==> design/flow/design.v <==
module arctan #
	(
		parameter integer C_S00_AXIS_TDATA_WIDTH	= 32,
		parameter integer C_M00_AXIS_TDATA_WIDTH	= 32,
    parameter integer ITERATIONS = 16
	)
	(
		input wire  s00_axis_aclk, s00_axis_aresetn,
		input wire  s00_axis_tlast, s00_axis_tvalid,
		input wire [C_S00_AXIS_TDATA_WIDTH-1 : 0] s00_axis_tdata,
		input wire [(C_S00_AXIS_TDATA_WIDTH/8)-1: 0] s00_axis_tstrb,
		output logic  s00_axis_tready,
		input wire  m00_axis_aclk, m00_axis_aresetn,
		input wire  m00_axis_tready,
		output logic  m00_axis_tvalid, m00_axis_tlast,
		output logic [C_M00_AXIS_TDATA_WIDTH-1 : 0] m00_axis_tdata,
		output logic [(C_M00_AXIS_TDATA_WIDTH/8)-1: 0] m00_axis_tstrb
	);
  parameter int PI_15 = 102943;
  logic m00_axis_tvalid_reg, m00_axis_tlast_reg;
  logic [C_M00_AXIS_TDATA_WIDTH-1 : 0] m00_axis_tdata_reg;
  logic [(C_M00_AXIS_TDATA_WIDTH/8)-1: 0] m00_axis_tstrb_reg;
  logic signed [(C_S00_AXIS_TDATA_WIDTH/2)-1:0] x_pipe [ITERATIONS-1:0];
  logic signed [(C_S00_AXIS_TDATA_WIDTH/2)-1:0] y_pipe [ITERATIONS-1:0];
  logic signed [(C_S00_AXIS_TDATA_WIDTH)-1:0] phase [ITERATIONS-1:0];
  logic [ITERATIONS-1:0] valid_pipe, tlast_pipe;
  logic [(C_S00_AXIS_TDATA_WIDTH/8)-1:0] strobe_pipe [ITERATIONS-1:0];
  assign s00_axis_tready = m00_axis_tready || ~valid_pipe[ITERATIONS-1];
  assign m00_axis_tvalid = valid_pipe[ITERATIONS-1];
  assign m00_axis_tlast = tlast_pipe[ITERATIONS-1];
  assign m00_axis_tstrb = strobe_pipe[ITERATIONS-1];
  logic signed [(C_S00_AXIS_TDATA_WIDTH/2)-1:0] atan_lut [ITERATIONS-1:0];
  always_comb begin
        atan_lut[0] = 16'h6487;   
        atan_lut[1] = 16'h3B58;   
        atan_lut[2] = 16'h1F5B;   
        atan_lut[3] = 16'h0FEA;   
        atan_lut[4] = 16'h07FD;   
        atan_lut[5] = 16'h03FF;   
        atan_lut[6] = 16'h01FF;   
        atan_lut[7] = 16'h00FF;   
        atan_lut[8] = 16'h007F;   
        atan_lut[9] = 16'h003F;   
        atan_lut[10] = 16'h001F;   
        atan_lut[11] = 16'h000F;   
        atan_lut[12] = 16'h0007;   
        atan_lut[13] = 16'h0003;   
        atan_lut[14] = 16'h0001;   
        atan_lut[15] = 16'h0000;   
  end
  wire signed [(C_S00_AXIS_TDATA_WIDTH/2)-1:0] x_in = s00_axis_tdata[(C_S00_AXIS_TDATA_WIDTH/2)-1: 0];
  wire signed [(C_S00_AXIS_TDATA_WIDTH/2)-1:0] y_in = s00_axis_tdata[C_S00_AXIS_TDATA_WIDTH-1:(C_S00_AXIS_TDATA_WIDTH/2)];
  assign m00_axis_tdata = phase[ITERATIONS-1];
  always_ff @(posedge s00_axis_aclk)begin
    if (s00_axis_aresetn==0)begin
      for (int i = 0; i < ITERATIONS; i++) begin
                x_pipe[i] <= '0;
                y_pipe[i] <= '0;
                phase[i] <= '0;
                valid_pipe[i] <= 1'b0;
                strobe_pipe[i] <= '0;
                tlast_pipe[i] <= 1'b0;
      end
    end else begin
      if (s00_axis_tready)begin
        if (s00_axis_tvalid) begin
            if ((x_in < 0 ) && (y_in< 0)) begin
              x_pipe[0] <= -x_in;
              y_pipe[0] <= -y_in;
              phase[0] <= -PI_15;
            end else if ((x_in < 0 ) && (y_in >= 0)) begin
              x_pipe[0] <= -x_in;
              y_pipe[0] <= -y_in;
              phase[0] <= PI_15;
            end else begin
              x_pipe[0] <= x_in;
              y_pipe[0] <= y_in;
              phase[0] <= '0;
            end
            valid_pipe[0] <= 1'b1;
            tlast_pipe[0] <= s00_axis_tlast;
            strobe_pipe[0] <= s00_axis_tstrb;
        end else begin
            valid_pipe[0] <= 1'b0;
            tlast_pipe[0] <= 1'b0;
            strobe_pipe[0] <= '0;
        end
        for (int i = 1; i < ITERATIONS; i++) begin
            if (valid_pipe[i-1]) begin
              if (y_pipe[i-1] >= 0) begin
                x_pipe[i] <= x_pipe[i-1] + (y_pipe[i-1] >>> i-1);
                y_pipe[i] <= y_pipe[i-1] - (x_pipe[i-1] >>> i-1);
                phase[i] <= phase[i-1] + atan_lut[i-1];
              end else begin
                x_pipe[i] <= x_pipe[i-1] - (y_pipe[i-1] >>> i-1);
                y_pipe[i] <= y_pipe[i-1] + (x_pipe[i-1] >>> i-1);
                phase[i] <= phase[i-1] - atan_lut[i-1];
              end
              valid_pipe[i] <= valid_pipe[i-1];
              strobe_pipe[i] <= strobe_pipe[i-1];
              tlast_pipe[i] <= tlast_pipe[i-1];
            end else begin
              valid_pipe[i] <= 0;
              strobe_pipe[i] <= 0;
              tlast_pipe[i] <= 0;
            end
        end
      end
    end
  end
endmodule
==> design/flow/run.sh <==
#!/bin/bash
# the make line also repeats each setting of config.mk as NAME=value (left out here)
make -C /OpenROAD-flow-scripts/flow DESIGN_CONFIG=/design/flow/config.mk WORK_HOME=/design/flow/orfs CLKGATE_MAP_FILE= finish
==> design/flow/config.mk <==
export PLATFORM = sky130hd
export DESIGN_NAME = arctan
export DESIGN_NICKNAME = arctan
export VERILOG_FILES = /design/flow/design.v
export SDC_FILE = /design/flow/constraint.sdc
export NUM_CORES = 4
export LEC_CHECK = 0
export ABC_AREA = 1
export CAP_MARGIN = 20
export CELL_PAD_IN_SITES_GLOBAL_PLACEMENT = 0
export CORE_MARGIN = 2
export CORE_UTILIZATION = 72
export CTS_CLUSTER_DIAMETER = 32
export CTS_CLUSTER_SIZE = 72
export MAX_ROUTING_LAYER = met4
export MIN_ROUTING_LAYER = met1
export PLACE_DENSITY = 0.65
export SLEW_MARGIN = 20
==> design/flow/constraint.sdc <==
create_clock -name core_clock -period 2.54 [get_ports {s00_axis_aclk}]
set_input_delay 0.5080 -clock core_clock [delete_from_list [all_inputs] [get_ports {s00_axis_aclk}]]
set_output_delay 0.5080 -clock core_clock [all_outputs]
set_load 0.01 [all_outputs]
==> results of run 1 <==
-- through the flow --
stage | hold WS (ns) | setup WS (ns)
after floorplan | 0.434 | 0.00127
after global placement | 0.446 | -0.314
after detailed placement | 0.450 | -0.375
after CTS | 0.222 | -0.258
-- metal layers --
| metal | GRT overflow | global-route usage [%] |
|---|---|---|
| met5 | - | - |
| met4 | 2380 | 117 |
| met3 | 2139 | 102 |
| met2 | 14858 | 156 |
| met1 | 2611 | 104 |
-- timing repair --
item | CTS
setup endpoints to repair | 238
hold buffers | 0
resized | 760
buffers inserted | 77
pin swaps | 297
==> flow_summary.toml, run 1 <==
# flow metrics
[cts]
clock_sink_count = 1001
cts_buffers = 203
htreeDepth = 4
root_buffer = "clkbuf_16"
clockBufferDepth = 3

[synth]
async_flop_share_pct = 0
top_cell_area_share_pct = 22.0
ys_chip_area_um2 = 91300
flop_cell = "dfxtp_1"
ys_cells = 15669
ys_sh_adder_pct = 8.95
synth.area.mux_share_pct = 0
top_area_cell = "dfxtp_1"
area_leaders = "dfxtp_1, nand2_1, inv_1, ha_1, o21ai_0"
ys_sh_xor_pct = 5.42
compound_area_share_pct = 16.7
topCombFamilyByArea = "simple AND/OR/NAND/NOR gates"
synth.avg_cell_area_um2 = 5.82
yosys_warnings = 6
common_cells = "nand2_1, inv_1, nor2_1, o21ai_0, nand3_1"
synth-simple-area-share_pct = 33.6
synth.distinct_cells = 59
edf_count = 0
syn_area_um2 = 91300
numSynthFlops = 1001
synthCells = 15669
synth_top_cell_by_count = "nand2_1"
postSynthSeqShare_pct = 22.0

[place]
dp_hpwl_um = 222000
globalplace.congestion = 1.11
placed_cell_area_um2 = 99700
dp.cells = 17861
port_buffers = 79

[die]
die.size.y_um = 360
initial_core_util_pct = 72.6
die_w_um = 360
core_area_um2 = 126000
pin_count = 82
die-area_um2 = 130000
std_cell_rows = 130

[global_route]
overflow = 21988
groute.usage.overall_pct = 121

[status]
outcome = "did not finish"
tool.error = "[ERROR GRT-0232] Routing congestion too high. Check the congestion heatmap in the GUI."
failed_stage = "5_1_grt"
==> run 2, diff against run 1 <==
- CELL_PAD_IN_SITES_GLOBAL_PLACEMENT: 0 -> not set
- CORE_ASPECT_RATIO: not set -> 1.09
- CORE_MARGIN: 2 -> 3
- CORE_UTILIZATION: 72 -> 40
- CTS_CLUSTER_DIAMETER: 32 -> 277
- CTS_CLUSTER_SIZE: 72 -> 24
- GPL_ROUTABILITY_DRIVEN: not set -> 0
- MIN_ROUTING_LAYER: met1 -> not set
- PLACE_DENSITY: 0.65 -> not set
- SETUP_SLACK_MARGIN: not set -> 0.7
- clock period: 2.54 -> 5.0 ns (I/O delays scaled with it)
==> flow_summary.toml, run 2 <==
# implementation run metrics
[status]
outcome = "no timing/DRC/antenna violations"

[cts]
root_buffer = "clkbuf_16"
cts_setup_buffers = 0
cts_hold_buf = 0
cts_resized = 0
cts_buffers = 47
tritoncts = "done"
clockBufferDepth = 3
htreeDepth = 2
clock_sink_count = 1001
clkLatencyLatePin_ns = 0.73
clk_pin_slew_ns = 0.10

[hold_path]
min_path_type = "flip-flop to flip-flop"
hold_end = "tlast_pipe[1]"
hold-path-cell-count = 2
min-delay-start = "tlast_pipe[0]"

[power]
comb-power_mw = 3.05
p_int_mw = 10.8
powerDensity_nw_per_um2 = 165
p_seq_share_pct = 52.0
ir_drop_mv = 0.249
p_leak_nw = 51.6
p_sw_share_pct = 31.8
pg_clk_mw = 4.58
switchingPower_mw = 5.04
clkPwrFrac_pct = 28.9
sequentialPower_mw = 8.25
maxPowerGroup = "sequential cells"
combPwrFrac_pct = 19.2

[critical_path]
cp_cell_sequence = "clkdlybuf4s50_1 -> nor2_4 -> inv_2 -> clkdlybuf4s50_1"
crit_required_ns = 4.00
path_depth = 4
critPathLaunch = "m00_axis_tready"
r2r_cells = 12
crit_path_frequent_cell = "clkdlybuf4s50_1"
critical_path_arrival_ns = 2.84
path_buffers = 3
crit_family = "buffers and inverters"
cp_max_fo = 10
r2r_setup_slack_ns = 1.34
endpoint = "s00_axis_tready"
crit_type = "input port to primary output"
slowest_stage = "clkdlybuf4s50_1"
slowest_delay_ns = 0.56
start_kind = "input port"
cp-end-kind = "primary output"
r2r-start = "y_pipe[7][15]"
r2r_end = "x_pipe[8][7]"

[synth]
async_flop_share_pct = 0
ys_sh_xor_pct = 5.42
postSynthSeqShare_pct = 22.0
ys_sh_adder_pct = 8.95
synth.avg_cell_area_um2 = 5.82
yosys_warnings = 6
numSynthFlops = 1001
syn_area_um2 = 91300
common_cells = "nand2_1, inv_1, nor2_1, o21ai_0, nand3_1"
edf_count = 0
synth.distinct_cells = 59
synthCells = 15669
area_leaders = "dfxtp_1, nand2_1, inv_1, ha_1, o21ai_0"
flop_cell = "dfxtp_1"
top_cell_area_share_pct = 22.0
synth.area.mux_share_pct = 0
synth_top_cell_by_count = "nand2_1"
top_area_cell = "dfxtp_1"
topCombFamilyByArea = "simple AND/OR/NAND/NOR gates"
ys_cells = 15669
synth-simple-area-share_pct = 33.6
ys_chip_area_um2 = 91300
compound_area_share_pct = 16.7

[detailed_routing]
vias = 92059
dr.pass1.iters = 6
drt-initial-drc-count = 5097
remaining_drc_errors = 0
wl_um = 270000
antenna_left = 0
post_drt_wl_per_cell_um = 14.6
routed_via_density = 4.97

[die]
initial_core_util_pct = 40.3
core_area_um2 = 226000
die-area_um2 = 234000
die.size.y_um = 505
pin_count = 82
std_cell_rows = 182
die_w_um = 464

[cells_and_area]
fin_area_um2 = 96100
comb_area_um2 = 59400
syn2layout_area_growth_pct = 5.34
seq_area_um2 = 20100
nFillCells = 25373
nets = 16178

[global_route]
groute.usage.overall_pct = 23.0
overflow = 0
grt_pass1_vias = 86837
antenna_found_initial = 2
grt_pass1_wl_um = 441000
grt_max_degree = 110

[timing]
max_freq_ghz = 0.260
timing.final.hold_violations = 0
relSlewSlack_pct = 35.5
drv_slew = 0
skew_ns = 0.0294
tns_ns = 0
max_slew.worst_pin.slew_ns = 0.966
setup_violations = 0
fin_crit_ns = 3.84
rsz0062_at_grt = "no"
finalClockPeriodUsage_pct = 76.8

[run]
drv_cap = 0
warnings = 72

[place]
placed_cell_area_um2 = 94900
port_buffers = 79
dp_hpwl_um = 217000
-- run 2: layer usage --
layer | part of all wire (%) | vias up | global-route usage (%)
met4 | 3.4 | 0 | 6.95
met1 | 44 | 40849 | 27.1
met3 | 3.1 | 428 | 1.69
li1 | - | 49304 | -
met5 | 0 | - | -
met2 | 49 | 1478 | 41.7
-- run 2: per-stage QoR --
stage,hold slack [ns],worst slack [ns],utilization (%),total power [mW],std cells
after floorplan,0.434,2.09,-,10.7,15724
after global placement,0.450,1.19,41.9,11.4,18488
after detailed placement,0.455,1.19,41.9,11.4,18488
after CTS,0.466,1.19,42.5,16.1,18539
after global routing,0.484,0.931,42.5,16.8,18541
final,0.463,1.16,42.5,15.9,18541
-- run 2: area by class of cell --
| class | instances | area share [%] |
|---|---|---|
| inverters | 2709 | 10.6 |
| flip-flops and latches | 1001 | 20.9 |
| repair buffers | 159 | 1.53 |
| well taps | 3036 | 3.95 |
| clock inverters | 4 | 0.0599 |
| diodes | 2 | 0.00521 |
| multi-input cells | 11583 | 61.8 |
| clock buffers | 47 | 1.22 |
==> run 3, diff against run 2 <==
- CORE_ASPECT_RATIO: 1.09 -> not set
- CORE_MARGIN: 3 -> 2
- CORE_UTILIZATION: 40 -> 54
- CTS_CLUSTER_DIAMETER: 277 -> not set
- CTS_CLUSTER_SIZE: 24 -> 93
- GPL_ROUTABILITY_DRIVEN: 0 -> not set
- MAX_ROUTING_LAYER: met4 -> not set
- SETUP_SLACK_MARGIN: 0.7 -> not set
- clock period: 5.0 -> 2.54 ns (I/O delays scaled with it)
==> flow_summary.toml, run 3 <==
# implementation run metrics
[status]
outcome = "finished with violations"
so_faults = "setup timing"

[global_route]
grt_pass1_vias = 100333
antenna_found_initial = 8
groute.usage.overall_pct = 35.9
overflow = 0
grt_max_degree = 90
grt_pass1_wl_um = 510000

[cells_and_area]
fin_area_um2 = 118000
nets = 17705
nFillCells = 14157
syn2layout_area_growth_pct = 29.0
fin_util_pct = 70.2

[timing]
finalClockPeriodUsage_pct = 121
timing.final.hold_violations = 0
setup_violations = 69
max_freq_ghz = 0.324
drv_slew = 0
fin_crit_ns = 3.09
max_slew.worst_pin.slew_ns = 1.19
relSlewSlack_pct = 20.1
fin_ws_ns = -0.545
rsz0062_at_grt = "yes"
skew_ns = 0.0367

[power]
p_sw_share_pct = 30.6
ir_drop_mv = 0.731
pg_clk_mw = 18.3
sequentialPower_mw = 16.3
combPwrFrac_pct = 20.8
comb-power_mw = 9.06
clkPwrFrac_pct = 41.9
p_leak_nw = 61.9
powerDensity_nw_per_um2 = 370
p_seq_share_pct = 37.3
p_int_mw = 30.3
switchingPower_mw = 13.3
maxPowerGroup = "the clock network"

[critical_path]
cp_cell_sequence = "inv_2 -> ha_4 -> inv_2 -> nor3_2 -> nand3_1 -> nor3_2 -> a21oi_2 -> xor2_1 -> ha_1 -> a21oi_2 -> o21ai_2 -> a21oi_1 -> nand2_2 -> a21oi_2 -> o21ai_1 -> nand2_1 -> inv_1"
path_depth = 17
crit_type = "flip-flop to flip-flop"
crit_path_frequent_cell = "a21oi_2"
start_kind = "flip-flop"
r2r_end = "x_pipe[5][15]"
critPathLaunch = "y_pipe[4][4]"
critical_path_arrival_ns = 3.76
crit_family = "AND-OR/OR-AND gates"
slowest_delay_ns = 0.46
r2r_cells = 17
crit_required_ns = 3.21
cp_max_fo = 3
r2r_setup_slack_ns = -0.55
cp-end-kind = "flip-flop"
path_buffers = 3
r2r-start = "y_pipe[4][4]"
slowest_stage = "ha_1"
endpoint = "x_pipe[5][15]"

[synth]
async_flop_share_pct = 0
ys_sh_adder_pct = 8.95
numSynthFlops = 1001
flop_cell = "dfxtp_1"
ys_sh_xor_pct = 5.42
ys_chip_area_um2 = 91300
common_cells = "nand2_1, inv_1, nor2_1, o21ai_0, nand3_1"
compound_area_share_pct = 16.7
topCombFamilyByArea = "simple AND/OR/NAND/NOR gates"
synth.distinct_cells = 59
synth.avg_cell_area_um2 = 5.82
synth.area.mux_share_pct = 0
synthCells = 15669
ys_cells = 15669
top_area_cell = "dfxtp_1"
area_leaders = "dfxtp_1, nand2_1, inv_1, ha_1, o21ai_0"
syn_area_um2 = 91300
yosys_warnings = 6
top_cell_area_share_pct = 22.0
synth_top_cell_by_count = "nand2_1"
synth-simple-area-share_pct = 33.6
postSynthSeqShare_pct = 22.0
edf_count = 0

[run]
warnings = 75
drv_cap = 0

[die]
initial_core_util_pct = 54.5
die-area_um2 = 172000
die_w_um = 415
die.size.y_um = 415
core_area_um2 = 168000
std_cell_rows = 150
pin_count = 82

[cts]
clk_pin_slew_ns = 0.06
root_buffer = "clkbuf_16"
htreeDepth = 3
clkLatencyLatePin_ns = 0.79
clockBufferDepth = 3
cts_hold_buf = 0
clock_sink_count = 1001
tritoncts = "done"
cts_buffers = 118

[place]
dp_hpwl_um = 256000
globalplace.congestion = 1.00
port_buffers = 79
placed_cell_area_um2 = 104000

[hold_path]
hold_end = "phase[2][20]"
min_path_type = "input port to flip-flop"
hold-path-cell-count = 3
min-delay-start = "s00_axis_aresetn"

[detailed_routing]
remaining_drc_errors = 0
wl_um = 340000
post_drt_wl_per_cell_um = 17.6
routed_via_density = 5.54
vias = 107157
drt-initial-drc-count = 8616
antenna_left = 0
dr.pass1.iters = 9
-- run 3: area by class of cell --
cell class | instances | area [um2] | area share [%]
antenna | 3 | 7.51 | 0.00638
tap | 2204 | 2760 | 2.34
multi-input combinational | 11583 | 66500 | 56.5
clock buffer | 163 | 3400 | 2.89
timing repair buffer | 1615 | 13900 | 11.8
sequential | 1001 | 20200 | 17.2
clock inverter | 59 | 716 | 0.608
inverter | 2709 | 10300 | 8.73
-- run 3: metrics by stage --
step	power [mW]	setup WS (ns)	hold slack (ns)	cells	setup TNS, ns
6_report	43.6	-0.545	0.160	19337	-9.74
5_1_grt	45.1	-0.580	0.160	19334	-25.75
4_1_cts	42.5	-0.238	0.124	19207	-2.27
3_5_place_dp	23.8	-0.334	0.462	18928	-17.05
3_3_place_gp	23.7	-0.373	0.451	18928	-11.87
2_1_floorplan	21.0	0.00127	0.434	15724	0
-- run 3: what timing repair did --
action	in CTS	in global routing
pin swaps	230	669
resized	537	1486
gates cloned	0	3
setup buffers	59	136
setup endpoints to repair	190	451
-- run 3: layer usage --
metal	up-vias	GRT usage (%)	wire, um	share of wire (%)
li1	52477	-	-	-
met1	49184	42.1	133000	39
met2	4181	64.0	162000	48
met3	1307	4.18	21900	6.4
met4	8	18.7	22600	6.6
met5	-	0	49	0.014
==> run 4, diff against run 3 <==
- ABC_AREA: 1 -> not set
- CELL_PAD_IN_SITES_GLOBAL_PLACEMENT: not set -> 0
- CORE_ASPECT_RATIO: not set -> 1.08
- CORE_UTILIZATION: 54 -> 66
- CTS_CLUSTER_DIAMETER: not set -> 294
- CTS_CLUSTER_SIZE: 93 -> not set
- GPL_ROUTABILITY_DRIVEN: not set -> 1
- GPL_TIMING_DRIVEN: not set -> 1
- MIN_ROUTING_LAYER: not set -> met2
- PLACE_DENSITY_LB_ADDON: not set -> 0.03
- SETUP_SLACK_MARGIN: not set -> 0.75
- clock period: 2.54 -> 2.52 ns (I/O delays scaled with it)
==> flow_summary.toml, run 4 <==
# flow metrics
[synth]
common_cells = "nand2_1, a21oi_1, dfxtp_1, nor2_1, xnor2_1"
postSynthSeqShare_pct = 26.2
synth-simple-area-share_pct = 23.4
top_area_cell = "dfxtp_1"
synth.avg_cell_area_um2 = 7.34
numSynthFlops = 1001
ys_sh_adder_pct = 10.8
ys_chip_area_um2 = 76300
top_cell_area_share_pct = 26.2
ys_cells = 10398
edf_count = 0
async_flop_share_pct = 0
syn_area_um2 = 76300
synthCells = 10398
ys_sh_xor_pct = 11.2
synth_top_cell_by_count = "nand2_1"
synth.distinct_cells = 98
area_leaders = "dfxtp_1, ha_1, nand2_1, a21oi_1, xnor2_1"
topCombFamilyByArea = "simple AND/OR/NAND/NOR gates"
flop_cell = "dfxtp_1"
synth.area.mux_share_pct = 1.27
compound_area_share_pct = 22.0
yosys_warnings = 6

[die]
die.size.y_um = 357
std_cell_rows = 129
initial_core_util_pct = 66.6
core_area_um2 = 115000
pin_count = 82
die-area_um2 = 118000
die_w_um = 331

[cts]
htreeDepth = 3
root_buffer = "clkbuf_16"
clock_sink_count = 1001
cts_hold_buf = 0
clockBufferDepth = 3
cts_buffers = 111

[place]
dp.cells = 13407
dp_hpwl_um = 186000
port_buffers = 79
place_ws_ns = -1.13
globalplace.congestion = 1.06

[global_route]
overflow = 983
groute.usage.overall_pct = 89.8

[status]
failed_stage = "5_1_grt"
tool.error = "[ERROR GRT-0116] Global routing finished with congestion. Check the congestion regions in the DRC Viewer."
outcome = "did not finish"
run 4: layer usage:
layer	overflow	track usage [%]
met4	286	79.7
met2	218	93.7
met5	124	70.9
met3	355	93.3
met1	-	-
run 4: timing repair:
item	in CTS
cloned	4
buffers inserted	339
pin swaps	722
endpoints found under the setup margin	842
resized	1017
run 4: stage by stage:
stage	power [mW]	utilization [%]	TNS (ns)	hold WS (ns)	cell area [um2]
after floorplan	20.9	-	-162.25	0.430	80100
after global placement	23.5	83.1	-140.63	0.439	95200
after detailed placement	23.8	83.1	-179.39	0.446	95200
after CTS	42.7	93.1	-143.74	0.120	107000
==> run 5, diff against run 4 <==
- ABC_AREA: not set -> 1
- CELL_PAD_IN_SITES_GLOBAL_PLACEMENT: 0 -> not set
- CORE_ASPECT_RATIO: 1.08 -> not set
- CORE_UTILIZATION: 66 -> 72
- CTS_CLUSTER_DIAMETER: 294 -> not set
- GPL_ROUTABILITY_DRIVEN: 1 -> not set
- GPL_TIMING_DRIVEN: 1 -> not set
- MIN_ROUTING_LAYER: met2 -> not set
- PLACE_DENSITY_LB_ADDON: 0.03 -> 0.05
- SETUP_SLACK_MARGIN: 0.75 -> 0.91
- clock period: 2.52 -> 3.08 ns (I/O delays scaled with it)
==> flow_summary.toml, run 5 <==
# flow metrics
[status]
outcome = "did not finish"
failed_stage = "5_1_grt"
tool.error = "[ERROR GRT-0116] Global routing finished with congestion. Check the congestion regions in the DRC Viewer."

[place]
globalplace.congestion = 1.12
port_buffers = 79
dp.cells = 17174
dp_hpwl_um = 219000

[synth]
ys_sh_xor_pct = 5.42
async_flop_share_pct = 0
area_leaders = "dfxtp_1, nand2_1, inv_1, ha_1, o21ai_0"
synth.area.mux_share_pct = 0
postSynthSeqShare_pct = 22.0
syn_area_um2 = 91300
numSynthFlops = 1001
synth.distinct_cells = 59
flop_cell = "dfxtp_1"
synthCells = 15669
top_area_cell = "dfxtp_1"
synth-simple-area-share_pct = 33.6
synth.avg_cell_area_um2 = 5.82
ys_chip_area_um2 = 91300
synth_top_cell_by_count = "nand2_1"
topCombFamilyByArea = "simple AND/OR/NAND/NOR gates"
compound_area_share_pct = 16.7
edf_count = 0
top_cell_area_share_pct = 22.0
common_cells = "nand2_1, inv_1, nor2_1, o21ai_0, nand3_1"
ys_cells = 15669
ys_sh_adder_pct = 8.95
yosys_warnings = 6

[die]
pin_count = 82
die_w_um = 360
std_cell_rows = 130
die.size.y_um = 360
die-area_um2 = 130000
initial_core_util_pct = 72.6
core_area_um2 = 126000

[global_route]
overflow = 3420
groute.usage.overall_pct = 91.4

[cts]
root_buffer = "clkbuf_16"
cts_hold_buf = 0
htreeDepth = 3
clockBufferDepth = 3
clock_sink_count = 1001
cts_buffers = 109
run 5: routing by layer:
metal  GRT usage, %  overflow
met3           82.6       266
met2            103      1950
met5           71.2        47
met1           88.4       267
met4           92.5       890
run 5: what timing repair did:
action / CTS
buffers inserted: 598
endpoints found under the setup margin: 669
pin swaps: 1008
cloned: 33
resized: 2444
run 5: stage by stage:
stage / area, um2 / worst slack, ns
2_1_floorplan: 94400 / 0.590
3_3_place_gp: 96600 / 0.159
3_5_place_dp: 96600 / 0.185
4_1_cts: 115000 / 0.329
==> run 6, diff against run 5 <==
- ABC_AREA: 1 -> not set
- CORE_UTILIZATION: 72 -> 40
- PLACE_DENSITY_LB_ADDON: 0.05 -> not set
- SETUP_SLACK_MARGIN: 0.91 -> not set
- clock period: 3.08 -> 4.57 ns (I/O delays scaled with it)
==> flow_summary.toml, run 6 <==
# implementation run metrics
[synth]
synth.distinct_cells = 98
yosys_warnings = 6
synthCells = 10398
ys_sh_xor_pct = 11.2
ys_sh_adder_pct = 10.8
topCombFamilyByArea = "simple AND/OR/NAND/NOR gates"
async_flop_share_pct = 0
common_cells = "nand2_1, a21oi_1, dfxtp_1, nor2_1, xnor2_1"
synth.avg_cell_area_um2 = 7.34
synth.area.mux_share_pct = 1.27
flop_cell = "dfxtp_1"
synth-simple-area-share_pct = 23.4
compound_area_share_pct = 22.0
area_leaders = "dfxtp_1, ha_1, nand2_1, a21oi_1, xnor2_1"
numSynthFlops = 1001
top_cell_area_share_pct = 26.2
edf_count = 0
syn_area_um2 = 76300
top_area_cell = "dfxtp_1"
synth_top_cell_by_count = "nand2_1"
postSynthSeqShare_pct = 26.2
ys_chip_area_um2 = 76300
ys_cells = 10398

[timing]
relSlewSlack_pct = 34.7
drv_slew = 0
tns_ns = 0
max_freq_ghz = 0.241
setup_violations = 0
fin_ws_ns = 0.426
rsz0062_at_grt = "no"
skew_ns = 0.0240
max_slew.worst_pin.slew_ns = 0.977
timing.final.hold_violations = 0
fin_crit_ns = 4.14
finalClockPeriodUsage_pct = 90.7

[detailed_routing]
maxUsedRoutingLayer = "met4"
wl_met2_um = 97700
remaining_drc_errors = 0
wl_met1_um = 99500
wl_met3_um = 7150
wl_um = 209000
post_drt_wl_per_cell_um = 16.5
drt-initial-drc-count = 4374
dr.pass1.iters = 6
routed_via_density = 5.57
vias = 70731
antenna_left = 0

[run]
drv_cap = 0
warnings = 72

[die]
die-area_um2 = 194000
core_area_um2 = 190000
die_w_um = 441
die.size.y_um = 441
std_cell_rows = 160
initial_core_util_pct = 40.2
pin_count = 82

[place]
port_buffers = 79
dp.cells = 12482
place_ws_ns = 0.465
dp_hpwl_um = 159000
globalplace.congestion = 0.890
placed_cell_area_um2 = 79000

[critical_path]
start_kind = "flip-flop"
critical_path_arrival_ns = 4.77
r2r_cells = 16
path_depth = 16
endpoint = "x_pipe[9][15]"
crit_type = "flip-flop to flip-flop"
crit_family = "AND-OR/OR-AND gates"
r2r_setup_slack_ns = 0.43
slowest_delay_ns = 0.58
cp-end-kind = "flip-flop"
cp_cell_sequence = "inv_1 -> ha_1 -> nand2_1 -> o21ai_0 -> ha_1 -> a21o_1 -> a21oi_1 -> o21bai_1 -> a211oi_1 -> o31ai_1 -> o41ai_1 -> o211ai_1 -> nor3_1 -> nor3b_1 -> a211o_1 -> a22o_1"
r2r-start = "y_pipe[8][8]"
crit_path_frequent_cell = "ha_1"
slowest_stage = "o41ai_1"
r2r_end = "x_pipe[9][15]"
cp_max_fo = 5
critPathLaunch = "y_pipe[8][8]"
path_buffers = 1
crit_required_ns = 5.20

[cts]
clockBufferDepth = 3
cts_resized = 0
cts_setup_buffers = 0
clk_pin_slew_ns = 0.07
clock_sink_count = 1001
clkLatencyLatePin_ns = 0.75
cts_hold_buf = 0
htreeDepth = 3
tritoncts = "done"
cts_buffers = 113
root_buffer = "clkbuf_16"

[cells_and_area]
instances_no_fill = 12692
nets = 10763
syn2layout_area_growth_pct = 8.90
fin_area_um2 = 83100
fin_util_pct = 43.8

[power]
clkPwrFrac_pct = 45.5
sequentialPower_mw = 9.07
maxPowerGroup = "the clock network"
p_leak_nw = 32.2
p_seq_share_pct = 41.1
pg_clk_mw = 10.0
powerDensity_nw_per_um2 = 265
combPwrFrac_pct = 13.4
comb-power_mw = 2.95
ir_drop_mv = 0.313
p_int_mw = 16.1
p_sw_share_pct = 26.8
switchingPower_mw = 5.91

[hold_path]
min_path_type = "flip-flop to flip-flop"
hold-path-cell-count = 2
hold_end = "strobe_pipe[11][3]"
min-delay-start = "strobe_pipe[11][3]"

[global_route]
antenna_found_initial = 1
grt_max_degree = 100
grt_pass1_vias = 66336
groute.usage.overall_pct = 20.9
grt_pass1_wl_um = 344000
overflow = 0

[status]
outcome = "no timing/DRC/antenna violations"
==> run 6: layer usage <==
metal | GRT usage (%) | vias up
li1 | - | 35948
met1 | 28.3 | 33354
met2 | 35.5 | 1165
met3 | 2.24 | 264
met4 | 5.17 | 0
met5 | 0 | -
==> run 6: cell type report <==
class | instances | area, um2
fill | 19322 | 107000
multi-input combinational | 8442 | 52700
sequential | 1001 | 20100
clock buffer | 156 | 3240
tap | 2511 | 3140
timing repair buffer | 204 | 1870
inverter | 324 | 1230
clock inverter | 53 | 857
antenna | 1 | 2.50
==> run 6: per-stage QoR <==
stage | hold WS (ns) | power, mW
floorplan | 0.430 | 11.4
global placement | 0.440 | 12.1
detailed placement | 0.445 | 12.2
CTS | 0.451 | 22.3
global route | 0.471 | 22.9
finish | 0.448 | 22.0
==> run 7, diff against run 6 <==
- ABC_AREA: not set -> 1
- CELL_PAD_IN_SITES_DETAIL_PLACEMENT: not set -> 2
- CORE_ASPECT_RATIO: not set -> 0.68
- CORE_MARGIN: 2 -> 10
- CTS_CLUSTER_DIAMETER: not set -> 167
- CTS_CLUSTER_SIZE: not set -> 24
- GPL_ROUTABILITY_DRIVEN: not set -> 0
- HOLD_SLACK_MARGIN: not set -> -0.09
- MAX_ROUTING_LAYER: not set -> met5
- SETUP_SLACK_MARGIN: not set -> 0.7
- SLEW_MARGIN: 20 -> 15
- TNS_END_PERCENT: not set -> 90
- clock period: 4.57 -> 5.0 ns (I/O delays scaled with it)
==> flow_summary.toml, run 7 <==
# flow metrics
[synth]
synth.area.mux_share_pct = 0
yosys_warnings = 6
top_cell_area_share_pct = 22.0
ys_cells = 15669
async_flop_share_pct = 0
edf_count = 0
synth_top_cell_by_count = "nand2_1"
ys_sh_adder_pct = 8.95
top_area_cell = "dfxtp_1"
synth-simple-area-share_pct = 33.6
common_cells = "nand2_1, inv_1, nor2_1, o21ai_0, nand3_1"
compound_area_share_pct = 16.7
numSynthFlops = 1001
area_leaders = "dfxtp_1, nand2_1, inv_1, ha_1, o21ai_0"
postSynthSeqShare_pct = 22.0
flop_cell = "dfxtp_1"
synthCells = 15669
ys_chip_area_um2 = 91300
topCombFamilyByArea = "simple AND/OR/NAND/NOR gates"
synth.distinct_cells = 59
ys_sh_xor_pct = 5.42
synth.avg_cell_area_um2 = 5.82
syn_area_um2 = 91300

[place]
port_buffers = 79

[die]
std_cell_rows = 144
pin_count = 82
die-area_um2 = 248000
die_w_um = 599
die.size.y_um = 414
core_area_um2 = 227000
initial_core_util_pct = 40.3

[status]
tool.error = "[ERROR DPL-0033] detailed placement checks failed during check placement."
outcome = "did not finish"
failed_stage = "3_5_place_dp"
==> run 8, diff against run 7 <==
- ABC_AREA: 1 -> 0
- CELL_PAD_IN_SITES_DETAIL_PLACEMENT: 2 -> not set
- CORE_ASPECT_RATIO: 0.68 -> not set
- CORE_MARGIN: 10 -> 2
- CORE_UTILIZATION: 40 -> 69
- CTS_CLUSTER_DIAMETER: 167 -> 336
- CTS_CLUSTER_SIZE: 24 -> 98
- GPL_ROUTABILITY_DRIVEN: 0 -> not set
- HOLD_SLACK_MARGIN: -0.09 -> not set
- MAX_ROUTING_LAYER: met5 -> not set
- PLACE_DENSITY: not set -> 0.41
- SETUP_SLACK_MARGIN: 0.7 -> not set
- SLEW_MARGIN: 15 -> 20
- TNS_END_PERCENT: 90 -> not set
- clock period: 5.0 -> 2.49 ns (I/O delays scaled with it)
==> flow_summary.toml, run 8 <==
# flow metrics
[cts]
htreeDepth = 1
cts_buffers = 14
cts_hold_buf = 0
root_buffer = "clkbuf_16"
clock_sink_count = 1001
clockBufferDepth = 3

[synth]
postSynthSeqShare_pct = 26.2
yosys_warnings = 6
synth.distinct_cells = 98
common_cells = "nand2_1, a21oi_1, dfxtp_1, nor2_1, xnor2_1"
top_cell_area_share_pct = 26.2
topCombFamilyByArea = "simple AND/OR/NAND/NOR gates"
syn_area_um2 = 76300
ys_sh_xor_pct = 11.2
synth_top_cell_by_count = "nand2_1"
synthCells = 10398
ys_sh_adder_pct = 10.8
synth.avg_cell_area_um2 = 7.34
ys_cells = 10398
edf_count = 0
top_area_cell = "dfxtp_1"
synth.area.mux_share_pct = 1.27
synth-simple-area-share_pct = 23.4
ys_chip_area_um2 = 76300
flop_cell = "dfxtp_1"
area_leaders = "dfxtp_1, ha_1, nand2_1, a21oi_1, xnor2_1"
compound_area_share_pct = 22.0
numSynthFlops = 1001
async_flop_share_pct = 0

[die]
core_area_um2 = 110000
die_w_um = 337
pin_count = 82
die.size.y_um = 337
initial_core_util_pct = 69.3
std_cell_rows = 122
die-area_um2 = 113000

[status]
tool.error = "[ERROR GRT-0232] Routing congestion too high. Check the congestion heatmap in the GUI."
outcome = "did not finish"
failed_stage = "5_1_grt"

[place]
globalplace.congestion = 0.999
dp_hpwl_um = 186000
port_buffers = 79
placed_cell_area_um2 = 95200
place_ws_ns = -1.19

[global_route]
groute.usage.overall_pct = 66.3
overflow = 15
-- run 8: metal layers --
layer  overflow  track usage, %
met1          2            68.2
met2         10            89.2
met4          1            58.0
met5          0            34.8
met3          2            42.4
-- run 8: repair_timing --
action                     CTS
hold endpoints to repair     0
setup buffers              274
pin swaps                  607
setup endpoints to repair  528
gates resized              740
-- run 8: metrics by stage --
step	util [%]	cells	TNS, ns
after detailed placement	86.4	13376	-187.75
after CTS	91.6	13651	-170.08
after global placement	86.4	13376	-145.35
after floorplan	-	10453	-171.74
==> run 9, diff against run 8 <==
- ABC_AREA: 0 -> 1
- CELL_PAD_IN_SITES_GLOBAL_PLACEMENT: not set -> 2
- CORE_UTILIZATION: 69 -> 31
- CTS_CLUSTER_DIAMETER: 336 -> 32
- CTS_CLUSTER_SIZE: 98 -> 30
- MAX_ROUTING_LAYER: not set -> met4
- MIN_ROUTING_LAYER: not set -> met1
- PLACE_DENSITY: 0.41 -> 0.56
- clock period: 2.49 -> 5.85 ns (I/O delays scaled with it)
==> flow_summary.toml, run 9 <==
# implementation run metrics
[cts]
clockBufferDepth = 4
cts_setup_buffers = 0
clk_pin_slew_ns = 0.04
cts_buffers = 320
clock_sink_count = 1001
tritoncts = "done"
cts_resized = 0
htreeDepth = 5
cts_hold_buf = 0
clkLatencyLatePin_ns = 0.90
root_buffer = "clkbuf_16"

[synth]
synth.area.mux_share_pct = 0
numSynthFlops = 1001
ys_sh_xor_pct = 5.42
compound_area_share_pct = 16.7
top_area_cell = "dfxtp_1"
flop_cell = "dfxtp_1"
topCombFamilyByArea = "simple AND/OR/NAND/NOR gates"
ys_sh_adder_pct = 8.95
syn_area_um2 = 91300
synthCells = 15669
synth_top_cell_by_count = "nand2_1"
common_cells = "nand2_1, inv_1, nor2_1, o21ai_0, nand3_1"
postSynthSeqShare_pct = 22.0
edf_count = 0
top_cell_area_share_pct = 22.0
yosys_warnings = 6
synth-simple-area-share_pct = 33.6
ys_chip_area_um2 = 91300
ys_cells = 15669
async_flop_share_pct = 0
synth.avg_cell_area_um2 = 5.82
synth.distinct_cells = 59
area_leaders = "dfxtp_1, nand2_1, inv_1, ha_1, o21ai_0"

[hold_path]
min-delay-start = "phase[3][0]"
hold_end = "phase[4][0]"
min_path_type = "flip-flop to flip-flop"
hold-path-cell-count = 2

[timing]
relSlewSlack_pct = 26.3
skew_ns = 0.0411
drv_slew = 0
setup_violations = 0
finalClockPeriodUsage_pct = 74.7
timing.final.hold_violations = 0
rsz0062_at_grt = "no"
fin_crit_ns = 4.37
max_freq_ghz = 0.229
tns_ns = 0
max_slew.worst_pin.slew_ns = 1.11

[detailed_routing]
vias = 95795
remaining_drc_errors = 0
drt-initial-drc-count = 5529
wl_um = 342000
post_drt_wl_per_cell_um = 17.2
routed_via_density = 4.80
antenna_left = 0
dr.pass1.iters = 6

[power]
sequentialPower_mw = 7.11
powerDensity_nw_per_um2 = 259
ir_drop_mv = 0.214
switchingPower_mw = 7.19
combPwrFrac_pct = 9.9
p_leak_nw = 56.5
maxPowerGroup = "the clock network"
p_int_mw = 20.6
p_sw_share_pct = 25.9
pg_clk_mw = 17.9
p_seq_share_pct = 25.6
clkPwrFrac_pct = 64.5
comb-power_mw = 2.76

[global_route]
grt_max_degree = 188
groute.usage.overall_pct = 22.9
grt_pass1_vias = 92468
grt_pass1_wl_um = 533000
overflow = 0
antenna_found_initial = 6

[critical_path]
crit_family = "buffers and inverters"
slowest_delay_ns = 0.73
endpoint = "s00_axis_tready"
slowest_stage = "nor2_4"
cp_cell_sequence = "clkdlybuf4s50_1 -> nor2_4 -> inv_2 -> clkdlybuf4s50_1"
cp-end-kind = "primary output"
r2r_end = "y_pipe[8][15]"
crit_path_frequent_cell = "clkdlybuf4s50_1"
r2r-start = "y_pipe[7][15]"
cp_max_fo = 9
start_kind = "input port"
path_depth = 4
r2r_setup_slack_ns = 2.05
critical_path_arrival_ns = 3.20
r2r_cells = 14
crit_type = "input port to primary output"
path_buffers = 3
crit_required_ns = 4.68
critPathLaunch = "m00_axis_tready"

[die]
die_w_um = 547
die-area_um2 = 299000
pin_count = 82
core_area_um2 = 293000
initial_core_util_pct = 31.1
die.size.y_um = 547
std_cell_rows = 199

[cells_and_area]
fin_area_um2 = 107000
nets = 16449
instances_no_fill = 19948
syn2layout_area_growth_pct = 17.5
fin_util_pct = 36.6
nFillCells = 32969

[place]
dp_hpwl_um = 275000
globalplace.congestion = 0.884
dp.cells = 19368
port_buffers = 79
placed_cell_area_um2 = 96000

[run]
drv_cap = 0
warnings = 82

[status]
outcome = "no timing/DRC/antenna violations"
[run 9: area by class of cell]
| cell class | count | area (um2) | area share (%) |
|---|---|---|---|
| Antenna cell | 3 | 7.51 | 0.00700 |
| Clock buffer | 429 | 9170 | 8.54 |
| Clock inverter | 147 | 2100 | 1.96 |
| Inverter | 2709 | 10200 | 9.49 |
| Multi-Input combinational cell | 11583 | 59400 | 55.4 |
| Sequential cell | 1001 | 20100 | 18.7 |
| Tap cell | 3919 | 4900 | 4.57 |
| Timing Repair Buffer | 157 | 1460 | 1.36 |
[run 9: layer usage]
layer  vias to the layer above  global-route usage (%)  part of all wire [%]
li1                      50050                       -                     -
met1                     43778                    29.7                    48
met2                      1538                    38.1                    47
met3                       429                    2.28                   3.5
met4                         0                    5.55                   2.3
met5                         -                       -                     0
[run 9: through the flow]
step / total power, mW / hold slack, ns / worst slack, ns
2_1_floorplan: 9.12 / 0.434 / 2.94
3_3_place_gp: 9.98 / 0.453 / 1.44
3_5_place_dp: 9.98 / 0.452 / 1.45
4_1_cts: 28.2 / 0.439 / 1.46
5_1_grt: 29.0 / 0.483 / 1.43
6_report: 27.8 / 0.444 / 1.48
==> run 10, diff against run 9 <==
- ABC_AREA: 1 -> not set
- CELL_PAD_IN_SITES_GLOBAL_PLACEMENT: 2 -> not set
- CORE_UTILIZATION: 31 -> 64
- CTS_CLUSTER_DIAMETER: 32 -> not set
- CTS_CLUSTER_SIZE: 30 -> not set
- MAX_ROUTING_LAYER: met4 -> not set
- MIN_ROUTING_LAYER: met1 -> not set
- PLACE_DENSITY: 0.56 -> not set
- SETUP_SLACK_MARGIN: not set -> 0.95
- clock period: 5.85 -> 3.67 ns (I/O delays scaled with it)
==> flow_summary.toml, run 10 <==
# implementation run metrics
[status]
outcome = "no timing/DRC/antenna violations"

[detailed_routing]
remaining_drc_errors = 0
antenna_left = 0
vias = 75996
post_drt_wl_per_cell_um = 18.1
routed_via_density = 6.23
wl_um = 221000
diodes = 0
dr.pass1.iters = 6
drt-initial-drc-count = 6229

[synth]
synth.avg_cell_area_um2 = 7.34
compound_area_share_pct = 22.0
flop_cell = "dfxtp_1"
ys_sh_xor_pct = 11.2
synth.distinct_cells = 98
synth-simple-area-share_pct = 23.4
edf_count = 0
ys_chip_area_um2 = 76300
synthCells = 10398
common_cells = "nand2_1, a21oi_1, dfxtp_1, nor2_1, xnor2_1"
postSynthSeqShare_pct = 26.2
yosys_warnings = 6
top_area_cell = "dfxtp_1"
synth.area.mux_share_pct = 1.27
ys_sh_adder_pct = 10.8
synth_top_cell_by_count = "nand2_1"
topCombFamilyByArea = "simple AND/OR/NAND/NOR gates"
async_flop_share_pct = 0
ys_cells = 10398
area_leaders = "dfxtp_1, ha_1, nand2_1, a21oi_1, xnor2_1"
syn_area_um2 = 76300
numSynthFlops = 1001
top_cell_area_share_pct = 26.2

[place]
globalplace.congestion = 0.926
placed_cell_area_um2 = 80000
port_buffers = 79
dp.cells = 11644
place_ws_ns = -0.0916
dp_hpwl_um = 154000

[critical_path]
path_buffers = 0
slowest_stage = "or3_4"
crit_type = "flip-flop to flip-flop"
critical_path_arrival_ns = 4.07
crit_required_ns = 4.28
r2r_cells = 14
cp_max_fo = 4
r2r-start = "x_pipe[12][13]"
r2r_setup_slack_ns = 0.20
r2r_end = "y_pipe[13][15]"
start_kind = "flip-flop"
crit_family = "simple AND/OR/NAND/NOR gates"
critPathLaunch = "x_pipe[12][13]"
endpoint = "y_pipe[13][15]"
cp_cell_sequence = "or3_4 -> nand2b_4 -> ha_4 -> a21o_1 -> ha_2 -> or3_4 -> o211ai_1 -> o211ai_1 -> o41a_1 -> o2111a_1 -> or3b_1 -> a21oi_2 -> xnor2_1 -> a21oi_1"
cp-end-kind = "flip-flop"
path_depth = 14
slowest_delay_ns = 0.38

[timing]
skew_ns = 0.0235
finalClockPeriodUsage_pct = 94.5
setup_violations = 0
timing.final.hold_violations = 0
relSlewSlack_pct = 30.4
max_freq_ghz = 0.288
rsz0062_at_grt = "yes"
drv_slew = 0
fin_crit_ns = 3.47
max_slew.worst_pin.slew_ns = 1.04
fin_ws_ns = 0.201

[cts]
htreeDepth = 3
cts_hold_buf = 0
clockBufferDepth = 3
clock_sink_count = 1001
tritoncts = "done"
root_buffer = "clkbuf_16"
clkLatencyLatePin_ns = 0.73
clk_pin_slew_ns = 0.06
cts_buffers = 109

[power]
p_int_mw = 19.3
pg_clk_mw = 11.3
p_seq_share_pct = 42.1
clkPwrFrac_pct = 42.4
powerDensity_nw_per_um2 = 296
maxPowerGroup = "sequential cells"
p_leak_nw = 35.6
ir_drop_mv = 0.393
sequentialPower_mw = 11.3
switchingPower_mw = 7.43
combPwrFrac_pct = 15.5
p_sw_share_pct = 27.8
comb-power_mw = 4.16

[cells_and_area]
fin_util_pct = 76.4
instances_no_fill = 12197
fin_area_um2 = 90400
syn2layout_area_growth_pct = 18.4
nets = 11246

[die]
die.size.y_um = 349
die-area_um2 = 122000
pin_count = 82
die_w_um = 349
initial_core_util_pct = 64.6
std_cell_rows = 126
core_area_um2 = 118000

[global_route]
overflow = 0
antenna_found_initial = 0
grt_pass1_wl_um = 348000
grt_max_degree = 117
grt_pass1_vias = 69713
groute.usage.overall_pct = 33.5

[hold_path]
hold-path-cell-count = 2
min-delay-start = "tlast_pipe[5]"
hold_end = "tlast_pipe[5]"
min_path_type = "flip-flop to flip-flop"

[run]
drv_cap = 0
warnings = 80
run 10: layout make-up:
cell class / count / area, um2
Inverter: 324 / 1300
Fill cell: 8756 / 27900
Sequential cell: 1001 / 20200
Timing Repair inverter: 1 / 7.51
Clock buffer: 139 / 3050
Timing Repair Buffer: 690 / 6180
Tap cell: 1536 / 1920
Clock inverter: 64 / 618
Multi-Input combinational cell: 8442 / 57000
run 10: metal layers:
metal	wire length (um)	track usage (%)
met2	106000	57.3
met4	6520	9.64
met3	11600	3.64
met1	96800	44.4
met5	0	0
run 10: through the flow:
step | power (mW) | TNS (ns) | hold WS, ns
3_5_place_dp | 15.0 | -0.181 | 0.445
5_1_grt | 27.7 | 0 | 0.464
6_report | 26.8 | 0 | 0.448
4_1_cts | 26.6 | 0 | 0.453
2_1_floorplan | 14.2 | 0 | 0.430
3_3_place_gp | 15.0 | -0.0406 | 0.439
run 10: what timing repair did:
action | 4_1_cts | 5_1_grt
endpoints found under the setup margin | 442 | 500
buffers inserted | 167 | 171
pin swaps | 239 | 254
gates cloned | 5 | 7
gates resized | 380 | 494
==> run 11, diff against run 10 <==
- CORE_UTILIZATION: 64 -> 69
- CTS_CLUSTER_SIZE: not set -> 98
- SETUP_SLACK_MARGIN: 0.95 -> not set
- clock period: 3.67 -> 3.98 ns (I/O delays scaled with it)
==> flow_summary.toml, run 11 <==
# implementation run metrics
[status]
outcome = "no timing/DRC/antenna violations"

[critical_path]
r2r_cells = 17
r2r_setup_slack_ns = 0.17
crit_family = "AND-OR/OR-AND gates"
cp-end-kind = "flip-flop"
start_kind = "flip-flop"
r2r_end = "y_pipe[9][15]"
critPathLaunch = "x_pipe[8][9]"
critical_path_arrival_ns = 4.39
path_depth = 17
path_buffers = 2
crit_type = "flip-flop to flip-flop"
crit_required_ns = 4.57
endpoint = "y_pipe[9][15]"
cp_cell_sequence = "inv_1 -> ha_1 -> nand2_1 -> o21ai_0 -> inv_1 -> ha_1 -> nor2b_1 -> o21ai_1 -> a21boi_1 -> o21ai_1 -> a21oi_2 -> a41o_1 -> o41a_1 -> and4_1 -> o31ai_2 -> mux2_2 -> a2111oi_1"
r2r-start = "x_pipe[8][9]"
cp_max_fo = 5
slowest_stage = "o41a_1"
slowest_delay_ns = 0.38

[place]
globalplace.congestion = 0.916
place_ws_ns = 0.0637
placed_cell_area_um2 = 78100
port_buffers = 79
dp.cells = 11495
dp_hpwl_um = 149000

[timing]
tns_ns = 0
fin_ws_ns = 0.174
setup_violations = 0
rsz0062_at_grt = "yes"
finalClockPeriodUsage_pct = 95.6
relSlewSlack_pct = 35.9
timing.final.hold_violations = 0
skew_ns = 0.0330
max_freq_ghz = 0.263
max_slew.worst_pin.slew_ns = 0.962
fin_crit_ns = 3.81
whs_ns = 0.450
drv_slew = 0

[synth]
flop_cell = "dfxtp_1"
ys_cells = 10398
topCombFamilyByArea = "simple AND/OR/NAND/NOR gates"
numSynthFlops = 1001
synth_top_cell_by_count = "nand2_1"
ys_chip_area_um2 = 76300
yosys_warnings = 6
synth.distinct_cells = 98
postSynthSeqShare_pct = 26.2
ys_sh_adder_pct = 10.8
synthCells = 10398
ys_sh_xor_pct = 11.2
synth.avg_cell_area_um2 = 7.34
async_flop_share_pct = 0
common_cells = "nand2_1, a21oi_1, dfxtp_1, nor2_1, xnor2_1"
compound_area_share_pct = 22.0
syn_area_um2 = 76300
top_area_cell = "dfxtp_1"
area_leaders = "dfxtp_1, ha_1, nand2_1, a21oi_1, xnor2_1"
top_cell_area_share_pct = 26.2
synth-simple-area-share_pct = 23.4
synth.area.mux_share_pct = 1.27
edf_count = 0

[cells_and_area]
nets = 10798
nFillCells = 8810
fin_area_um2 = 82100
fin_util_pct = 74.5
instances_no_fill = 11698
syn2layout_area_growth_pct = 7.51

[power]
maxPowerGroup = "the clock network"
sequentialPower_mw = 10.4
p_total_mw = 24.5
p_leak_nw = 32.2
clkPwrFrac_pct = 44.2
powerDensity_nw_per_um2 = 298
switchingPower_mw = 6.55
p_sw_share_pct = 26.7
p_int_mw = 17.9
ir_drop_mv = 0.392
combPwrFrac_pct = 13.3
pg_clk_mw = 10.8
comb-power_mw = 3.26
p_seq_share_pct = 42.5

[global_route]
grt_max_degree = 124
overflow = 0
grt_pass1_wl_um = 334000
grt_pass1_vias = 67979
groute.usage.overall_pct = 34.5
antenna_found_initial = 1

[detailed_routing]
dr.pass1.iters = 8
wl_um = 202000
vias = 72695
remaining_drc_errors = 0
drt-initial-drc-count = 5892
routed_via_density = 6.21
diodes = 0
antenna_left = 0
post_drt_wl_per_cell_um = 17.2

[hold_path]
min-delay-start = "tlast_pipe[6]"
hold_end = "tlast_pipe[6]"
min_path_type = "flip-flop to flip-flop"
hold-path-cell-count = 2

[die]
die_w_um = 337
initial_core_util_pct = 69.3
std_cell_rows = 122
pin_count = 82
die.size.y_um = 337
core_area_um2 = 110000
die-area_um2 = 113000

[cts]
clockBufferDepth = 3
clk_pin_slew_ns = 0.06
htreeDepth = 3
root_buffer = "clkbuf_16"
clkLatencyLatePin_ns = 0.71
cts_buffers = 109
tritoncts = "done"
clock_sink_count = 1001

[run]
drv_cap = 0
warnings = 81
-- run 11: cell type report --
type | instances | area, um2 | share of cell area (%)
Inverter | 324 | 1230 | 1.49
Tap cell | 1488 | 1860 | 2.27
Clock buffer | 151 | 3140 | 3.82
Multi-Input combinational cell | 8442 | 52800 | 64.4
Sequential cell | 1001 | 20100 | 24.4
Clock inverter | 49 | 683 | 0.832
Timing Repair Buffer | 243 | 2270 | 2.76
-- run 11: layer usage --
layer  vias to the layer above  GRT usage, %  part of all wire (%)
met5                         -             0                0.0064
met4                         2          10.8                   2.8
met3                       420          4.34                   5.4
met2                      2040          59.0                    48
met1                     34298          45.2                    44
li1                      35935             -                     -
-- run 11: what timing repair did --
action                                  4_1_cts  5_1_grt
hold buffers                                  0        0
gates resized                                 0       24
buffers inserted                              0        2
endpoints found under the setup margin        0       14
==> run 12, diff against run 11 <==
- ABC_AREA: not set -> 0
- CAP_MARGIN: 20 -> 5
- CELL_PAD_IN_SITES_GLOBAL_PLACEMENT: not set -> 2
- CORE_UTILIZATION: 69 -> 72
- CTS_CLUSTER_DIAMETER: not set -> 32
- CTS_CLUSTER_SIZE: 98 -> 45
- MAX_ROUTING_LAYER: not set -> met4
- MIN_ROUTING_LAYER: not set -> met1
- PLACE_DENSITY: not set -> 0.67
- SETUP_SLACK_MARGIN: not set -> 0.68
- TNS_END_PERCENT: not set -> 75
- clock period: 3.98 -> 2.38 ns (I/O delays scaled with it)
==> flow_summary.toml, run 12 <==
# flow metrics
[synth]
yosys_warnings = 6
async_flop_share_pct = 0
topCombFamilyByArea = "simple AND/OR/NAND/NOR gates"
synth.area.mux_share_pct = 1.27
synth-simple-area-share_pct = 23.4
syn_area_um2 = 76300
synth.distinct_cells = 98
ys_chip_area_um2 = 76300
top_area_cell = "dfxtp_1"
synthCells = 10398
top_cell_area_share_pct = 26.2
common_cells = "nand2_1, a21oi_1, dfxtp_1, nor2_1, xnor2_1"
synth_top_cell_by_count = "nand2_1"
flop_cell = "dfxtp_1"
ys_cells = 10398
ys_sh_xor_pct = 11.2
ys_sh_adder_pct = 10.8
postSynthSeqShare_pct = 26.2
compound_area_share_pct = 22.0
synth.avg_cell_area_um2 = 7.34
area_leaders = "dfxtp_1, ha_1, nand2_1, a21oi_1, xnor2_1"
numSynthFlops = 1001
edf_count = 0

[status]
outcome = "did not finish"
tool.error = "[ERROR GPL-0301] Utilization 143.365 % exceeds 100%."
failed_stage = "3_1_place_gp_skip_io"

[die]
die_w_um = 330
die.size.y_um = 330
core_area_um2 = 105000
std_cell_rows = 119
initial_core_util_pct = 72.5
die-area_um2 = 109000
==> run 13, diff against run 12 <==
- ABC_AREA: 0 -> not set
- CAP_MARGIN: 5 -> 20
- CELL_PAD_IN_SITES_GLOBAL_PLACEMENT: 2 -> not set
- CORE_UTILIZATION: 72 -> 30
- CTS_CLUSTER_DIAMETER: 32 -> not set
- CTS_CLUSTER_SIZE: 45 -> not set
- MAX_ROUTING_LAYER: met4 -> not set
- MIN_ROUTING_LAYER: met1 -> not set
- PLACE_DENSITY: 0.67 -> not set
- SETUP_SLACK_MARGIN: 0.68 -> not set
- TNS_END_PERCENT: 75 -> not set
- clock period: 2.38 -> 6.61 ns (I/O delays scaled with it)
==> flow_summary.toml, run 13 <==
# implementation run metrics
[status]
outcome = "no timing/DRC/antenna violations"

[timing]
skew_ns = 0.0486
finalClockPeriodUsage_pct = 68.9
fin_ws_ns = 2.06
tns_ns = 0
rsz0062_at_grt = "no"
max_slew.worst_pin.slew_ns = 1.05
whs_ns = 0.449
fin_crit_ns = 4.55
setup_violations = 0
max_freq_ghz = 0.220
timing.final.hold_violations = 0
drv_slew = 0
relSlewSlack_pct = 29.8

[synth]
ys_cells = 10398
synth_top_cell_by_count = "nand2_1"
synthCells = 10398
area_leaders = "dfxtp_1, ha_1, nand2_1, a21oi_1, xnor2_1"
synth-simple-area-share_pct = 23.4
postSynthSeqShare_pct = 26.2
top_area_cell = "dfxtp_1"
ys_sh_adder_pct = 10.8
async_flop_share_pct = 0
numSynthFlops = 1001
ys_chip_area_um2 = 76300
flop_cell = "dfxtp_1"
synth.distinct_cells = 98
edf_count = 0
topCombFamilyByArea = "simple AND/OR/NAND/NOR gates"
top_cell_area_share_pct = 26.2
synth.avg_cell_area_um2 = 7.34
common_cells = "nand2_1, a21oi_1, dfxtp_1, nor2_1, xnor2_1"
compound_area_share_pct = 22.0
yosys_warnings = 6
synth.area.mux_share_pct = 1.27
ys_sh_xor_pct = 11.2
syn_area_um2 = 76300

[place]
dp.cells = 13286
globalplace.congestion = 0.867
port_buffers = 79
placed_cell_area_um2 = 79700
dp_hpwl_um = 145000
place_ws_ns = 2.15

[power]
sequentialPower_mw = 6.28
p_sw_share_pct = 27.1
p_seq_share_pct = 42.0
comb-power_mw = 1.94
pg_clk_mw = 6.74
switchingPower_mw = 4.06
maxPowerGroup = "the clock network"
p_total_mw = 15.0
ir_drop_mv = 0.203
clkPwrFrac_pct = 45.0
p_int_mw = 10.9
combPwrFrac_pct = 13.0
p_leak_nw = 31.8
powerDensity_nw_per_um2 = 179

[global_route]
grt_max_degree = 160
top_usage_layer = "met2"
groute.usage.overall_pct = 14.7
globalRouteMet1Util_pct = 21.2
overflow = 0
grt_use_met2_pct = 23.4
grt_pass1_wl_um = 326000
antenna_found_initial = 1
use_met3_pct = 1.56
grt_pass1_vias = 62640

[detailed_routing]
vias = 68898
routed_via_density = 5.11
dr.pass1.iters = 6
diodes = 0
remaining_drc_errors = 0
drt-initial-drc-count = 4668
wl_um = 197000
antenna_left = 0
post_drt_wl_per_cell_um = 14.6

[run]
drv_cap = 0
warnings = 79

[hold_path]
min_path_type = "flip-flop to flip-flop"
hold-path-cell-count = 2
min-delay-start = "strobe_pipe[5][3]"
hold_end = "strobe_pipe[5][3]"

[cts]
cts_setup_buffers = 0
clk_pin_slew_ns = 0.06
tritoncts = "done"
clockBufferDepth = 3
cts_hold_buf = 0
cts_buffers = 106
clock_sink_count = 1001
cts_resized = 0
clkLatencyLatePin_ns = 0.74
root_buffer = "clkbuf_16"
htreeDepth = 3

[die]
die_w_um = 508
die.size.y_um = 508
die-area_um2 = 259000
std_cell_rows = 185
pin_count = 82
core_area_um2 = 253000
initial_core_util_pct = 30.1

[critical_path]
r2r_setup_slack_ns = 2.06
critPathLaunch = "y_pipe[12][15]"
cp-end-kind = "flip-flop"
crit_family = "AND-OR/OR-AND gates"
path_depth = 12
crit_type = "flip-flop to flip-flop"
r2r_end = "phase[13][24]"
r2r-start = "y_pipe[12][15]"
slowest_stage = "dfxtp_2"
cp_cell_sequence = "inv_1 -> fa_1 -> a21oi_1 -> o21ai_1 -> a31oi_1 -> o31ai_1 -> a2111oi_0 -> o41ai_1 -> a21o_1 -> o31ai_1 -> xor2_1 -> o21ai_1"
critical_path_arrival_ns = 5.17
start_kind = "flip-flop"
slowest_delay_ns = 0.97
r2r_cells = 12
cp_max_fo = 51
crit_required_ns = 7.23
endpoint = "phase[13][24]"
path_buffers = 1

[cells_and_area]
syn2layout_area_growth_pct = 9.47
nets = 10705
fin_util_pct = 33.0
instances_no_fill = 13487
fin_area_um2 = 83600
-- run 13: metal layers --
| metal | part of all wire [%] | vias to the layer above |
|---|---|---|
| li1 | - | 35816 |
| met3 | 3.3 | 226 |
| met1 | 51 | 31837 |
| met2 | 44 | 1019 |
| met5 | 0 | - |
| met4 | 1.7 | 0 |
-- run 13: area by class of cell --
type                            instances  area, um2
Clock inverter                         59        917
Fill cell                           27332     170000
Clock buffer                          142       3000
Inverter                              324       1230
Sequential cell                      1001      20100
Tap cell                             3366       4210
Multi-Input combinational cell       8442      52800
Timing Repair Buffer                  153       1420
==> run 14, diff against run 13 <==
- CORE_UTILIZATION: 30 -> 72
- SETUP_SLACK_MARGIN: not set -> -0.3
- clock period: 6.61 -> 2.98 ns (I/O delays scaled with it)
==> flow_summary.toml, run 14 <==
# flow metrics
[cts]
cts_buffers = 107
clockBufferDepth = 3
htreeDepth = 3
clock_sink_count = 1001
root_buffer = "clkbuf_16"

[synth]
synth.distinct_cells = 98
synth.avg_cell_area_um2 = 7.34
synth-simple-area-share_pct = 23.4
flop_cell = "dfxtp_1"
compound_area_share_pct = 22.0
ys_cells = 10398
synth.area.mux_share_pct = 1.27
top_area_cell = "dfxtp_1"
top_cell_area_share_pct = 26.2
area_leaders = "dfxtp_1, ha_1, nand2_1, a21oi_1, xnor2_1"
ys_sh_xor_pct = 11.2
common_cells = "nand2_1, a21oi_1, dfxtp_1, nor2_1, xnor2_1"
ys_sh_adder_pct = 10.8
edf_count = 0
postSynthSeqShare_pct = 26.2
synthCells = 10398
topCombFamilyByArea = "simple AND/OR/NAND/NOR gates"
ys_chip_area_um2 = 76300
syn_area_um2 = 76300
synth_top_cell_by_count = "nand2_1"
async_flop_share_pct = 0
numSynthFlops = 1001
yosys_warnings = 6

[die]
die_w_um = 330
core_area_um2 = 105000
std_cell_rows = 119
initial_core_util_pct = 72.5
die.size.y_um = 330
die-area_um2 = 109000
pin_count = 82

[place]
port_buffers = 79
dp_hpwl_um = 165000
placed_cell_area_um2 = 86400
globalplace.congestion = 0.973

[status]
outcome = "did not finish"
failed_stage = "5_1_grt"
run 14: what timing repair did:
action / 4_1_cts
pin swaps: 37
setup endpoints to repair: 42
resized: 76
hold buffers: 0
cloned: 1
setup buffers: 28
run 14: stage by stage:
stage               cells  setup slack, ns  power [mW]  hold WS, ns
CTS                 12622           -0.437        33.4        0.219
detailed placement  12396           -0.698        19.1        0.445
global placement    12396           -0.563        19.0        0.439
floorplan           10453           -0.600        17.5        0.430
==> run 15, diff against run 14 <==
- CORE_UTILIZATION: 72 -> 40
- SETUP_SLACK_MARGIN: -0.3 -> -0.02
- clock period: 2.98 -> 4.47 ns (I/O delays scaled with it)
==> flow_summary.toml, run 15 <==
# implementation run metrics
[die]
std_cell_rows = 160
core_area_um2 = 190000
initial_core_util_pct = 40.2
die-area_um2 = 194000
die_w_um = 441
die.size.y_um = 441
pin_count = 82

[timing]
fin_crit_ns = 4.08
skew_ns = 0.0407
tns_ns = 0
timing.final.hold_violations = 0
setup_violations = 0
max_slew.worst_pin.slew_ns = 0.957
whs_ns = 0.449
finalClockPeriodUsage_pct = 91.3
max_freq_ghz = 0.245
rsz0062_at_grt = "no"
drv_slew = 0
relSlewSlack_pct = 36.0

[cells_and_area]
nets = 10776
nFillCells = 19306
fin_area_um2 = 83300
syn2layout_area_growth_pct = 9.06

[critical_path]
crit_type = "flip-flop to flip-flop"
path_depth = 16
cp-end-kind = "flip-flop"
crit_family = "AND-OR/OR-AND gates"
r2r_end = "x_pipe[9][15]"
cp_max_fo = 5
crit_required_ns = 5.11
critical_path_arrival_ns = 4.72
crit_path_frequent_cell = "ha_1"
slowest_stage = "o41ai_1"
endpoint = "x_pipe[9][15]"
critPathLaunch = "y_pipe[8][8]"
r2r_setup_slack_ns = 0.39
r2r-start = "y_pipe[8][8]"
r2r_cells = 16
slowest_delay_ns = 0.58
cp_cell_sequence = "inv_1 -> ha_1 -> nand2_1 -> o21ai_0 -> ha_1 -> a21o_1 -> a21oi_1 -> o21bai_1 -> a211oi_1 -> o31ai_1 -> o41ai_1 -> o211ai_1 -> nor3_1 -> nor3b_1 -> a211o_1 -> a22o_1"
start_kind = "flip-flop"
path_buffers = 1

[power]
p_leak_nw = 32.2
p_sw_share_pct = 27.2
powerDensity_nw_per_um2 = 269
combPwrFrac_pct = 13.1
clkPwrFrac_pct = 45.5
comb-power_mw = 2.93
ir_drop_mv = 0.326
switchingPower_mw = 6.08
maxPowerGroup = "the clock network"
p_int_mw = 16.3
sequentialPower_mw = 9.28
p_seq_share_pct = 41.4
pg_clk_mw = 10.2

[global_route]
antenna_found_initial = 3
grt_max_degree = 97
grt_pass1_wl_um = 343000
grt_pass1_vias = 66374
groute.usage.overall_pct = 20.9
overflow = 0

[synth]
ys_sh_adder_pct = 10.8
edf_count = 0
compound_area_share_pct = 22.0
synth_top_cell_by_count = "nand2_1"
yosys_warnings = 6
synth.avg_cell_area_um2 = 7.34
syn_area_um2 = 76300
postSynthSeqShare_pct = 26.2
common_cells = "nand2_1, a21oi_1, dfxtp_1, nor2_1, xnor2_1"
ys_chip_area_um2 = 76300
top_cell_area_share_pct = 26.2
synth.distinct_cells = 98
top_area_cell = "dfxtp_1"
topCombFamilyByArea = "simple AND/OR/NAND/NOR gates"
async_flop_share_pct = 0
numSynthFlops = 1001
area_leaders = "dfxtp_1, ha_1, nand2_1, a21oi_1, xnor2_1"
flop_cell = "dfxtp_1"
ys_cells = 10398
ys_sh_xor_pct = 11.2
synthCells = 10398
synth.area.mux_share_pct = 1.27
synth-simple-area-share_pct = 23.4

[detailed_routing]
wl_um = 209000
drt-initial-drc-count = 4478
post_drt_wl_per_cell_um = 16.5
antenna_left = 0
dr.pass1.iters = 6
vias = 70583
remaining_drc_errors = 0
routed_via_density = 5.55

[cts]
root_buffer = "clkbuf_16"
clkLatencyLatePin_ns = 0.77
cts_buffers = 114
htreeDepth = 3
clock_sink_count = 1001
tritoncts = "done"
clockBufferDepth = 3
clk_pin_slew_ns = 0.06
cts_hold_buf = 0

[place]
port_buffers = 79
globalplace.congestion = 0.901
placed_cell_area_um2 = 79100
dp_hpwl_um = 160000

[run]
drv_cap = 0
warnings = 71

[hold_path]
min_path_type = "flip-flop to flip-flop"
hold_end = "strobe_pipe[9][3]"
hold-path-cell-count = 2
min-delay-start = "strobe_pipe[9][3]"

[status]
outcome = "no timing/DRC/antenna violations"
==> run 15: metal layers <==
layer  vias to the layer above  global-route usage, %  wire length [um]  share of wire (%)
met3                       300                   2.00              6600                3.2
li1                      35997                      -                 -                  -
met4                         0                   5.85              5720                2.7
met5                         -                      0                 0                  0
met1                     33096                   28.2             99200                 47
met2                      1190                   35.3             97700                 47
==> run 15: what timing repair did <==
item                                    CTS  global route
endpoints found under the hold margin     0             0
buffers inserted                          0             0
resized                                   0             1
endpoints found under the setup margin    0             1
==> run 15: area by class of cell <==
type	instances	area, um2	area share [%]
multi-input combinational	8442	52800	63.4
sequential	1001	20100	24.1
clock buffer	152	3260	3.91
tap	2511	3140	3.77
timing repair buffer	216	1950	2.34
inverter	324	1230	1.47
clock inverter	64	876	1.05
antenna	2	5.00	0.00601
==> run 15: per-stage QoR <==
stage | power, mW | setup slack, ns | instances | utilization, %
2_1_floorplan | 11.6 | 0.00837 | 10453 | -
6_report | 22.4 | 0.390 | 12712 | 43.8
5_1_grt | 23.3 | 0.0129 | 12712 | 43.8
3_3_place_gp | 12.3 | 0.392 | 12494 | 41.6
3_5_place_dp | 12.4 | 0.393 | 12494 | 41.6
4_1_cts | 22.6 | 0.327 | 12710 | 43.8
Power is estimated from default activity; no workload was simulated.
